Design magnitude_wrapper, start of the top module:
module magnitude_wrapper(
	input aclk,
	input aresetn,
	input s_i_data_valid,
	output reg s_o_data_ready,
	input [31:0] s_i_data,
	output reg m_o_data_valid,
	input m_i_data_ready,
	output reg [31:0] m_o_data
    );
For scale: ~1800 cells after synthesis, about 70 I/O pins.
clock: 11.9 ns
lec_check: 0
cap_margin: 30
core_aspect_ratio: 0.91
core_margin: 2
core_utilization: 72
cts_cluster_diameter: 382
cts_cluster_size: 22
place_density_lb_addon: 0.04
setup_slack_margin: -1.18
slew_margin: 20
run.sh (not shown) runs the stock make flow with config.mk's settings and CLKGATE_MAP_FILE=.
Next try:
- ABC_AREA: not set -> 1
- CORE_ASPECT_RATIO: 0.91 -> not set
- CTS_CLUSTER_DIAMETER: 382 -> not set
- CTS_CLUSTER_SIZE: 22 -> 73
- PLACE_DENSITY: not set -> 0.43
- PLACE_DENSITY_LB_ADDON: 0.04 -> not set
- SETUP_SLACK_MARGIN: -1.18 -> -0.36
- clock period: 11.9 -> 6.46 ns (I/O delays scaled with it)
The new run completed and failed the layout checks on negative setup slack.
Synthesized cell count came out higher by 25%.
Sequential share of layout area goes down by 1.6 points.
Hold slack degrades by 37 ps.
Next try:
- ABC_AREA: 1 -> not set
- CTS_CLUSTER_SIZE: 73 -> 22
- PLACE_DENSITY: 0.43 -> not set
- clock period: 6.46 -> 13.2 ns (I/O delays scaled with it)
The changed run finished clean.
Non-clock buffer count shrinks by 139.
Worst setup slack is better by 5200 ps.
Global-route usage goes down by 1.6 points.
First-iteration DRC count shrinks by 25%.
Next try:
- CORE_UTILIZATION: 72 -> 67
- CTS_CLUSTER_DIAMETER: not set -> 255
- CTS_CLUSTER_SIZE: 22 -> 100
- clock period: 13.2 -> 11.4 ns (I/O delays scaled with it)
The changed run finished with timing, DRC and antenna clean.
Cell area barely changes.
Via count barely changes.
Sequential share of layout area is about the same.
Die size went up by 7.3%.
Count of clock-buffer cells in the layout stays the same.
Utilization shrinks by 5.1 points.


## run 1
magnitude_wrapper again, from the RTL that the note above started with.
==> flow/config.mk <==
export PLATFORM = sky130hd
export DESIGN_NAME = magnitude_wrapper
export DESIGN_NICKNAME = magnitude_wrapper
export VERILOG_FILES = /design/flow/design.v
export SDC_FILE = /design/flow/constraint.sdc
export NUM_CORES = 4
export LEC_CHECK = 0
export CAP_MARGIN = 30
export CORE_ASPECT_RATIO = 0.91
export CORE_MARGIN = 2
export CORE_UTILIZATION = 72
export CTS_CLUSTER_SIZE = 22
export PLACE_DENSITY_LB_ADDON = 0.04
export SETUP_SLACK_MARGIN = -0.36
export SLEW_MARGIN = 20
==> flow/constraint.sdc <==
create_clock -name core_clock -period 14.1 [get_ports {aclk}]
set_input_delay 2.8200 -clock core_clock [delete_from_list [all_inputs] [get_ports {aclk}]]
set_output_delay 2.8200 -clock core_clock [all_outputs]
set_load 0.01 [all_outputs]
--- input diff run 1..run 2 ---
# run 1
export LEC_CHECK = 0
export CAP_MARGIN = 30
export CORE_ASPECT_RATIO = 0.91
export CORE_MARGIN = 2
export CORE_UTILIZATION = 72
export CTS_CLUSTER_SIZE = 22
export PLACE_DENSITY_LB_ADDON = 0.04
export SETUP_SLACK_MARGIN = -0.36
export SLEW_MARGIN = 20
create_clock -name core_clock -period 14.1 [get_ports {aclk}]
# run 2
export LEC_CHECK = 0
export ABC_AREA = 1
export CAP_MARGIN = 20
export CORE_MARGIN = 2
export CORE_UTILIZATION = 72
export SLEW_MARGIN = 20
create_clock -name core_clock -period 11.6 [get_ports {aclk}]
==> results <==
- Every run (run 2 and run 1) finished clean.
- Diff run 1 -> run 2 | share of cell area taken by flip-flops and latches | decrease of 0.70 points
- Run 2 contains more vias than run 1.
- Compare run 2 and run 1 | and-or/or-and share of the synthesized area higher: run 1
The inputs of run 3 differ from those of run 2 as listed below.
# run 2
export LEC_CHECK = 0
export ABC_AREA = 1
export CAP_MARGIN = 20
export CORE_MARGIN = 2
export CORE_UTILIZATION = 72
export SLEW_MARGIN = 20
create_clock -name core_clock -period 11.6 [get_ports {aclk}]
# run 3
export LEC_CHECK = 0
export ABC_AREA = 1
export CAP_MARGIN = 20
export CORE_MARGIN = 2
export CORE_UTILIZATION = 72
export CTS_CLUSTER_SIZE = 93
export SLEW_MARGIN = 20
export TNS_END_PERCENT = 15
create_clock -name core_clock -period 5.29 [get_ports {aclk}]
Results
To summarise run 3: no stage aborted, but the layout did not pass its checks, failing on negative setup slack. Antenna cell count: run 3 vs run 2 up 4. Area occupied by multi-input gates for run 3: 850 sq um up relative to run 2. Final core utilization in run 3 vs run 2: up 12 points. Run 3 vs run 2: detailed-router iteration count before antenna repair up. Relative to run 2, area of placed instances has gone up in run 3.
[inputs] run 4 vs run 3
# run 3
export LEC_CHECK = 0
export ABC_AREA = 1
export CAP_MARGIN = 20
export CORE_MARGIN = 2
export CORE_UTILIZATION = 72
export CTS_CLUSTER_SIZE = 93
export SLEW_MARGIN = 20
export TNS_END_PERCENT = 15
create_clock -name core_clock -period 5.29 [get_ports {aclk}]
# run 4
export LEC_CHECK = 0
export ABC_AREA = 1
export CAP_MARGIN = 20
export CORE_MARGIN = 2
export CORE_UTILIZATION = 72
export CTS_CLUSTER_SIZE = 93
export PLACE_DENSITY = 0.36
export SLEW_MARGIN = 20
export TNS_END_PERCENT = 15
create_clock -name core_clock -period 4.23 [get_ports {aclk}]
Run 4 vs run 3: average wire per cell in the routed design up in run 4
For clock-pin slew on the worst setup and hold paths, run 4 and run 3 come out practically identical.
As for a clean layout from run 3 and run 4, there is none.
STATUS run=run 3 STAGES=ALL_DONE FINAL_CHECKS=FAILED CAUSE=negative setup slack
Run 4: complete, dirty (negative setup slack)
Comparing run 3 and run 4, maximum frequency is lower on run 4.
Of run 3 and run 4, the lower global-route track usage on met2 belongs to run 3.
Between run 4 and run 3, it is run 4 whose total track usage is higher, by 3.3 points.
The slew at the pin closest to its max-slew limit reported for run 4 is greater than that of run 3 by 0.041 ns.
Worst slew margin relative to its limit on run 4 is behind run 3.
The following lists how run 5 was set up differently from run 4:
# run 4
export LEC_CHECK = 0
export ABC_AREA = 1
export CAP_MARGIN = 20
export CORE_MARGIN = 2
export CORE_UTILIZATION = 72
export CTS_CLUSTER_SIZE = 93
export PLACE_DENSITY = 0.36
export SLEW_MARGIN = 20
export TNS_END_PERCENT = 15
create_clock -name core_clock -period 4.23 [get_ports {aclk}]
# run 5
export LEC_CHECK = 0
export CAP_MARGIN = 20
export CORE_MARGIN = 2
export CORE_UTILIZATION = 58
export SLEW_MARGIN = 20
create_clock -name core_clock -period 4.54 [get_ports {aclk}]
[summary]
In the metrics for run 5 and run 4, the one carrying the lower vertical die size is run 4. Final area in run 5 is 920 sq um below run 4. Delta (run 5 minus run 4): mux cell area share after synthesis increased 0.18 points. Compared with run 4, run 5 shows a lower final hold slack. Re required time at the worst-slack endpoint: run 5 is 0.31 ns up on run 4. Although it ran to completion, run 5 produced a layout that fails the final checks because of negative setup slack. Run 5 vs run 4 on share of the clock period used by the worst path: run 5 is the lower one. Cmp run 5 and run 4 / global-route usage / lower: run 5.
